// calc
module calc(
    input clk,  
    input rst_n,  
    input [7:0] num,
    input [2:0] op,
    input start,
    output reg [15:0] result,
    output reg [15:0] display_val,  
    output [2:0] led_op,  
    output reg stop
);
reg [15:0] local_result;
reg local_stop;
localparam ADD = 3'd6;
localparam SUB = 3'd5;
localparam MUL = 3'd4;
localparam DIV = 3'd1;
localparam ENT = 3'd2;
localparam CLR = 3'd3;
reg [15:0] a, b;
reg [2:0] local_op;
assign led_op = local_op;  
wire [15:0] res_add, res_sub, res_mul, res_div;
i16_add u_add(.a(a), .b(b), .valid_in(1'b1), .sum(res_add), .carry_out(), .ready_out());
i16_sub u_sub(.a(a), .b(b), .valid_in(1'b1), .diff(res_sub), .borrow_out(), .ready_out());
i16_mul u_mul(.a(a), .b(b), .valid_in(1'b1), .prod(res_mul), .ready_out());
i16_div u_div(.a(a), .b(b), .valid_in(1'b1), .quot(res_div), .ready_out());
localparam S_INPUT_A = 2'b00;
localparam S_INPUT_B = 2'b01;
reg [2:0] state;
always @(posedge clk) begin
	if (~rst_n) begin
    	local_stop <= 0;
        a <= 0;
  ...
clock: 16.7 ns
lec_check: 0
abc_area: 1
cap_margin: 20
core_margin: 2
core_utilization: 72
cts_cluster_diameter: 392
cts_cluster_size: 95
place_density: 0.41
setup_slack_margin: 2.77
slew_margin: 20
run.sh (not shown) runs the stock make flow with config.mk's settings and CLKGATE_MAP_FILE=.
The starting point did not get past detailed placement with DPL-0033.
Then changed:
Settings changed: ABC_AREA 1 to default, CORE_UTILIZATION 72 to 40, CTS_CLUSTER_DIAMETER 392 to default, CTS_CLUSTER_SIZE 95 to default, PLACE_DENSITY 0.41 to 0.6, SETUP_SLACK_MARGIN 2.77 to default.
Clock period 16.7 ns to 55.0 ns, I/O delays scaled along.
What happened: Now the flow went through all stages and came out clean; area after synthesis goes down by 3.4%; die area goes up by 72%; synthesized cell count goes down by 17%.
Then changed:
Settings changed: CORE_ASPECT_RATIO from default to 0.5, HOLD_SLACK_MARGIN from default to 0.29, SETUP_SLACK_MARGIN from default to -2.0, TNS_END_PERCENT from default to 5.
Design area falls by 2.4%.
Worst hold slack degrades by 0.0064 ns.
Die area stays flat.
Register-to-register slack degrades by 1.6 ns.
Maximum frequency falls by 3.0%.
Then changed:
Settings changed: ABC_AREA from default to 0, CORE_UTILIZATION 40 to 47, CTS_CLUSTER_DIAMETER from default to 199, CTS_CLUSTER_SIZE from default to 100, HOLD_SLACK_MARGIN 0.29 to default, PLACE_DENSITY 0.6 to default, SETUP_SLACK_MARGIN -2.0 to default, SLEW_MARGIN 20 to 0.
=> Routed wire length barely changes. Worst hold slack is about the same. Critical path depth falls by 7. Non-clock buffer count rose by 19. Sequential share of layout area is about the same. Area after synthesis stays the same. Design area is higher by about 0.9%. Cell count shrinks by 2.8%.

========
Starting RTL as in the previous note.
==> flow/config.mk <==
export PLATFORM = sky130hd
export DESIGN_NAME = calc
export DESIGN_NICKNAME = calc
export VERILOG_FILES = /design/flow/design.v
export SDC_FILE = /design/flow/constraint.sdc
export NUM_CORES = 4
export LEC_CHECK = 0
export ABC_AREA = 1
export CAP_MARGIN = 20
export CELL_PAD_IN_SITES_DETAIL_PLACEMENT = 1
export CELL_PAD_IN_SITES_GLOBAL_PLACEMENT = 1
export CORE_MARGIN = 2
export CORE_UTILIZATION = 23
export CTS_CLUSTER_DIAMETER = 353
export GPL_ROUTABILITY_DRIVEN = 0
export HOLD_SLACK_MARGIN = 0.03
export MAX_ROUTING_LAYER = met4
export MIN_ROUTING_LAYER = met2
export PLACE_DENSITY = 0.38
export SETUP_SLACK_MARGIN = 0.16
export SLEW_MARGIN = 20
==> flow/constraint.sdc <==
create_clock -name core_clock -period 55.0 [get_ports {clk}]
set_input_delay 11.0000 -clock core_clock [delete_from_list [all_inputs] [get_ports {clk}]]
set_output_delay 11.0000 -clock core_clock [all_outputs]
set_load 0.01 [all_outputs]
Rerun with:
==> flow/config.mk (replaced) <==
export PLATFORM = sky130hd
export DESIGN_NAME = calc
export DESIGN_NICKNAME = calc
export VERILOG_FILES = /design/flow/design.v
export SDC_FILE = /design/flow/constraint.sdc
export NUM_CORES = 4
export LEC_CHECK = 0
export ABC_AREA = 1
export CAP_MARGIN = 20
export CORE_MARGIN = 2
export CORE_UTILIZATION = 62
export CTS_CLUSTER_DIAMETER = 272
export CTS_CLUSTER_SIZE = 100
export SLEW_MARGIN = 0
export TNS_END_PERCENT = 5
The changed run went through all stages and came out clean.
Design area decreases by a few percent.
Synthesized area is unchanged.
Sequential share of layout area increases by 0.26 points.
Die size decreases by well over a third.
Hold slack stays flat.
Fmax decreases slightly.
Core utilization increases by 40 points.
Routed wire length decreases by a quarter to a third.
Worst setup slack loses 0.18 ns.
Rerun with:
==> flow/config.mk (replaced) <==
export PLATFORM = sky130hd
export DESIGN_NAME = calc
export DESIGN_NICKNAME = calc
export VERILOG_FILES = /design/flow/design.v
export SDC_FILE = /design/flow/constraint.sdc
export NUM_CORES = 4
export LEC_CHECK = 0
export CAP_MARGIN = 20
export CORE_ASPECT_RATIO = 0.5
export CORE_MARGIN = 2
export CORE_UTILIZATION = 40
export PLACE_DENSITY = 0.6
export SETUP_SLACK_MARGIN = -2.0
export SLEW_MARGIN = 20
export TNS_END_PERCENT = 5
Worst hold slack stays flat.
Design area goes up by 4.3%.
Die size goes up by 49%.
Worst setup slack is worse by 3.6 ns.
Maximum frequency goes down by 6.8%.

========
calc again, from the RTL that the note above started with.
Settings: LEC_CHECK=0, CAP_MARGIN=20, CORE_MARGIN=2, CORE_UTILIZATION=70, CTS_CLUSTER_SIZE=80, HOLD_SLACK_MARGIN=-0.1, SETUP_SLACK_MARGIN=5.0, SLEW_MARGIN=20; clock period 47.8 ns.
The starting point produced a layout that fails on max-capacitance violations, max-slew violations, negative setup slack.
==> next run, changes <==
--- a/flow/config.mk
+++ b/flow/config.mk
@@ -11,3 +11,2 @@
-export CTS_CLUSTER_SIZE = 80
-export HOLD_SLACK_MARGIN = -0.1
-export SETUP_SLACK_MARGIN = 5.0
+export CTS_CLUSTER_SIZE = 34
+export SETUP_SLACK_MARGIN = -0.99
==> flow/constraint.sdc (replaced) <==
create_clock -name core_clock -period 16.7 [get_ports {clk}]
set_input_delay 3.3400 -clock core_clock [delete_from_list [all_inputs] [get_ports {clk}]]
set_output_delay 3.3400 -clock core_clock [all_outputs]
set_load 0.01 [all_outputs]
With this change the flow died in 3_5_place_dp; synthesized cell count stays the same; die size does not change; area after synthesis does not change.
==> next run, changes <==
--- a/flow/config.mk
+++ b/flow/config.mk
@@ -11,2 +11,2 @@
-export CTS_CLUSTER_SIZE = 34
-export SETUP_SLACK_MARGIN = -0.99
+export CTS_CLUSTER_SIZE = 75
+export SETUP_SLACK_MARGIN = 2.83
==> flow/constraint.sdc (replaced) <==
create_clock -name core_clock -period 47.8 [get_ports {clk}]
set_input_delay 9.5600 -clock core_clock [delete_from_list [all_inputs] [get_ports {clk}]]
set_output_delay 9.5600 -clock core_clock [all_outputs]
set_load 0.01 [all_outputs]
=> With this change the flow completed and failed the layout checks on max-capacitance violations, max-slew violations, negative setup slack. Die size is unchanged. Synthesized area is unchanged. Synthesized cell count does not change.

========
calc again, from the RTL that the note above started with.
==> flow/config.mk <==
export PLATFORM = sky130hd
export DESIGN_NAME = calc
export DESIGN_NICKNAME = calc
export VERILOG_FILES = /design/flow/design.v
export SDC_FILE = /design/flow/constraint.sdc
export NUM_CORES = 4
export LEC_CHECK = 0
export CAP_MARGIN = 15
export CELL_PAD_IN_SITES_DETAIL_PLACEMENT = 2
export CELL_PAD_IN_SITES_GLOBAL_PLACEMENT = 1
export CORE_MARGIN = 6
export CORE_UTILIZATION = 22
export CTS_CLUSTER_DIAMETER = 63
export CTS_CLUSTER_SIZE = 16
export GPL_ROUTABILITY_DRIVEN = 0
export GPL_TIMING_DRIVEN = 0
export HOLD_SLACK_MARGIN = 0.27
export MAX_ROUTING_LAYER = met4
export MIN_ROUTING_LAYER = met1
export PLACE_DENSITY = 0.73
export SLEW_MARGIN = 40
export TNS_END_PERCENT = 45
==> flow/constraint.sdc <==
create_clock -name core_clock -period 39.8 [get_ports {clk}]
set_input_delay 7.9600 -clock core_clock [delete_from_list [all_inputs] [get_ports {clk}]]
set_output_delay 7.9600 -clock core_clock [all_outputs]
set_load 0.01 [all_outputs]
The starting point never finished: it broke off in 5_1_grt on ODB-0269.
Edit:
Settings changed: CAP_MARGIN 15 to 20, CELL_PAD_IN_SITES_DETAIL_PLACEMENT 2 to default, CELL_PAD_IN_SITES_GLOBAL_PLACEMENT 1 to default, CORE_MARGIN 6 to 2, CORE_UTILIZATION 22 to 59, CTS_CLUSTER_DIAMETER 63 to default, CTS_CLUSTER_SIZE 16 to default, GPL_ROUTABILITY_DRIVEN 0 to default, GPL_TIMING_DRIVEN 0 to default, HOLD_SLACK_MARGIN 0.27 to default, MAX_ROUTING_LAYER met4 to default, MIN_ROUTING_LAYER met1 to default, PLACE_DENSITY 0.73 to default, SLEW_MARGIN 40 to 20, TNS_END_PERCENT 45 to default.
Clock period 39.8 ns to 29.2 ns, I/O delays scaled along.
- The changed run ended with an error in 5_1_grt on GRT-0232
- synthesized cell count is unchanged
- die area went down by 64%
- synthesized area does not change
Edit:
Settings changed: CORE_UTILIZATION 59 to 68, CTS_CLUSTER_SIZE from default to 28, PLACE_DENSITY from default to 0.6.
Clock period 29.2 ns to 44.6 ns, I/O delays scaled along.
Effect:
- The new run did not get past 5_1_grt with GRT-0116
- die area fell by roughly a tenth
- synthesized area is unchanged
- synthesized cell count is unchanged
Edit:
Settings changed: CORE_UTILIZATION 68 to 59, CTS_CLUSTER_SIZE 28 to default, PLACE_DENSITY 0.6 to default, SETUP_SLACK_MARGIN from default to 5.0.
Clock period 44.6 ns to 47.8 ns, I/O delays scaled along.
What happened: Now the flow finished but failed the layout checks on negative setup slack; synthesized area does not change; die area climbs by 15%; synthesized cell count does not change.
Edit:
Settings changed: CORE_UTILIZATION 59 to 40, PLACE_DENSITY from default to 0.6, SETUP_SLACK_MARGIN 5.0 to default.
Clock period 47.8 ns to 52.6 ns, I/O delays scaled along.
- The changed run finished clean
- maximum frequency drops by a few percent
- wire length barely changes
- global-route usage came out lower by 13 points
- clock-buffer cell count is lower by 1

========
calc again, from the RTL that the note above started with.
clock: 16.7 ns
lec_check: 0
cap_margin: 0
core_margin: 2
core_utilization: 72
cts_cluster_diameter: 351
cts_cluster_size: 34
setup_slack_margin: -0.99
slew_margin: 20
The baseline aborted during detailed placement, error DPL-0038.
Then changed:
CTS_CLUSTER_DIAMETER = 233   (was 351)
CTS_CLUSTER_SIZE = 60   (was 34)
HOLD_SLACK_MARGIN = 0.07   (was not set)
SETUP_SLACK_MARGIN = not set   (was -0.99)
TNS_END_PERCENT = 40   (was not set)
clock period = 47.6 ns   (was 16.7 ns; I/O delays follow)
After rerunning: This time the run reached the layout checks and failed them: max-capacitance violations, max-slew violations, negative setup slack. Area after synthesis does not change. Synthesized cell count stays the same. Die size is unchanged.
Then changed:
CAP_MARGIN = 20   (was 0)
CTS_CLUSTER_DIAMETER = not set   (was 233)
CTS_CLUSTER_SIZE = not set   (was 60)
HOLD_SLACK_MARGIN = -0.09   (was 0.07)
PLACE_DENSITY_LB_ADDON = 0.24   (was not set)
TNS_END_PERCENT = 5   (was 40)
clock period = 32.1 ns   (was 47.6 ns; I/O delays follow)
After rerunning: This time the run did not get past detailed placement, error DPL-0033; die size is unchanged; area after synthesis does not change; synthesized cell count stays the same.
Then changed:
CORE_UTILIZATION = 70   (was 72)
PLACE_DENSITY = 0.6   (was not set)
PLACE_DENSITY_LB_ADDON = not set   (was 0.24)
TNS_END_PERCENT = not set   (was 5)
=>
- The new run never finished: it broke off in clock tree synthesis on DPL-0038
- synthesized area is unchanged
- die area climbs by 2.8%
- synthesized cell count stays the same
Then changed:
CTS_CLUSTER_SIZE = 60   (was not set)
HOLD_SLACK_MARGIN = not set   (was -0.09)
PLACE_DENSITY = not set   (was 0.6)
clock period = 48.1 ns   (was 32.1 ns; I/O delays follow)
What happened: With this change the flow completed and failed the layout checks on negative setup slack. Synthesized area is unchanged. Synthesized cell count stays the same. Die area does not change.
Then changed:
CTS_CLUSTER_SIZE = 75   (was 60)
SETUP_SLACK_MARGIN = 2.61   (was not set)
clock period = 47.8 ns   (was 48.1 ns; I/O delays follow)
Outcome: Now the flow completed, yet does not pass: max-capacitance violations, max-slew violations, negative setup slack. Non-clock buffer count is higher by 156. Design area rises by about 4%. Fmax increases by about 0.65%.

========
== exp/pepper ==
Starting RTL as in the previous note.
Settings: LEC_CHECK=0, ABC_AREA=1, CAP_MARGIN=15, CELL_PAD_IN_SITES_GLOBAL_PLACEMENT=0, CORE_MARGIN=2, CORE_UTILIZATION=72, CTS_CLUSTER_DIAMETER=248, CTS_CLUSTER_SIZE=35, GPL_ROUTABILITY_DRIVEN=1, GPL_TIMING_DRIVEN=1, HOLD_SLACK_MARGIN=-0.08, MIN_ROUTING_LAYER=met1, PLACE_DENSITY=0.62, SETUP_SLACK_MARGIN=-1.07, SLEW_MARGIN=40, TNS_END_PERCENT=10; clock period 35.5 ns.
exp/pepper did not finish: a tool error stopped it during 4_1_cts.
--- input diff exp/pepper..exp/nickel ---
- changing PLACE_DENSITY from 0.62 to 0.6
- changing SLEW_MARGIN from 40 to 20
- removing TNS_END_PERCENT (formerly 10)
- removing GPL_ROUTABILITY_DRIVEN (formerly 1)
- removing CELL_PAD_IN_SITES_GLOBAL_PLACEMENT (formerly 0)
- removing MIN_ROUTING_LAYER (formerly met1)
- changing CAP_MARGIN from 15 to 20
- removing HOLD_SLACK_MARGIN (formerly -0.08)
- removing CTS_CLUSTER_SIZE (formerly 35)
- removing GPL_TIMING_DRIVEN (formerly 1)
- changing CTS_CLUSTER_DIAMETER from 248 to 392
- removing SETUP_SLACK_MARGIN (formerly -1.07)
- changing the clock period (ns, I/O delays scaled along) from 35.5 to 16.7
Run status, exp/nickel: aborted in 3_5_place_dp, error DPL-0033. Per the comparison of exp/nickel with exp/pepper, synthesized cell area comparable, count of instantiated cells in the yosys netlist comparable, share of flip-flops with an asynchronous set or reset comparable. Reported for exp/pepper and exp/nickel, synthesized instance count turned out identical to the last digit.
Changes in exp/xenon relative to exp/nickel:
- setting HOLD_SLACK_MARGIN to 0.3 for the first time
- setting CTS_CLUSTER_SIZE to 95 for the first time
- changing PLACE_DENSITY from 0.6 to 0.41
Results
- Of exp/nickel and exp/xenon, not a single run came through the flow clean.
- exp/xenon: aborted in 3_5_place_dp (tool error)
- Reported for exp/xenon and exp/nickel, area after synthesis turned out identical to the last digit.
- Between exp/xenon and exp/nickel, the die boundary width does not differ in any meaningful way.
- Post-synthesis chip area from yosys came out exactly the same in exp/xenon and exp/nickel.
For exp/fjord, these inputs were changed with respect to exp/xenon:
- CORE_UTILIZATION: 72 -> 20
- CTS_CLUSTER_SIZE: 95 -> unset
- HOLD_SLACK_MARGIN: 0.3 -> unset
- PLACE_DENSITY: 0.41 -> 0.6
- ABC_AREA: 1 -> unset
- CTS_CLUSTER_DIAMETER: 392 -> unset
- the clock period (ns, I/O delays scaled along): 16.7 -> 56.7
--- outcome ---
Summary — area after synthesis, exp/fjord relative to exp/xenon: lower, by about 3.4%. The flow did not stop early for exp/fjord: all stages ran, and the layout cleared the timing, DRC and antenna checks. Compared with exp/xenon, in exp/fjord total cells reported by yosys after synthesis has decreased; overall die height has increased; aoi/oai-family share of the synthesized area has increased.

========
Setup of AL:
calc again, from the RTL that the note above started with.
export LEC_CHECK = 0
export ABC_AREA = 0
export CAP_MARGIN = 20
export CORE_MARGIN = 2
export CORE_UTILIZATION = 41
export CTS_CLUSTER_DIAMETER = 386
export CTS_CLUSTER_SIZE = 100
export SLEW_MARGIN = 0
create_clock -name core_clock -period 55.0 [get_ports {clk}]
Both conditions hold for AL: the flow ran to the end and the final layout passed the timing, DRC and antenna checks.
The following lists how TR was set up differently from AL:
- CTS_CLUSTER_SIZE now 29, was 100
- ABC_AREA now 1, was 0
- CORE_UTILIZATION now 40, was 41
[summary]
- TR: full flow OK, the timing, DRC and antenna checks passed
- Against AL, total via count in the routed design in TR came out worse.
- TR vs AL: wire length of the first global-routing pass down by a few percent
- Re relative area change from synthesis to final layout: TR is 8.4 points down on AL.
- | share of final layout cell area taken by non-clock buffers | TR vs AL | 4.6 points lower |
- The standard cell with the maximum stage delay on the critical path comes out a2111o_1 in one run and fa_1 in the other, namely in AL and TR respectively.
- On adder-cell area share of the yosys netlist, the higher figure sits with AL, not TR.
- Changes observed in TR relative to AL: number of standard-cell rows in the floorplan moved up; cell area moved down.
- As far as clock-cell share of area is concerned, TR and AL perform about the same.
- As far as worst hold slack is concerned, AL and TR perform about the same.
- Between TR and AL, it is TR whose chip area from the yosys synthesis statistics is higher, by 1100 µm².
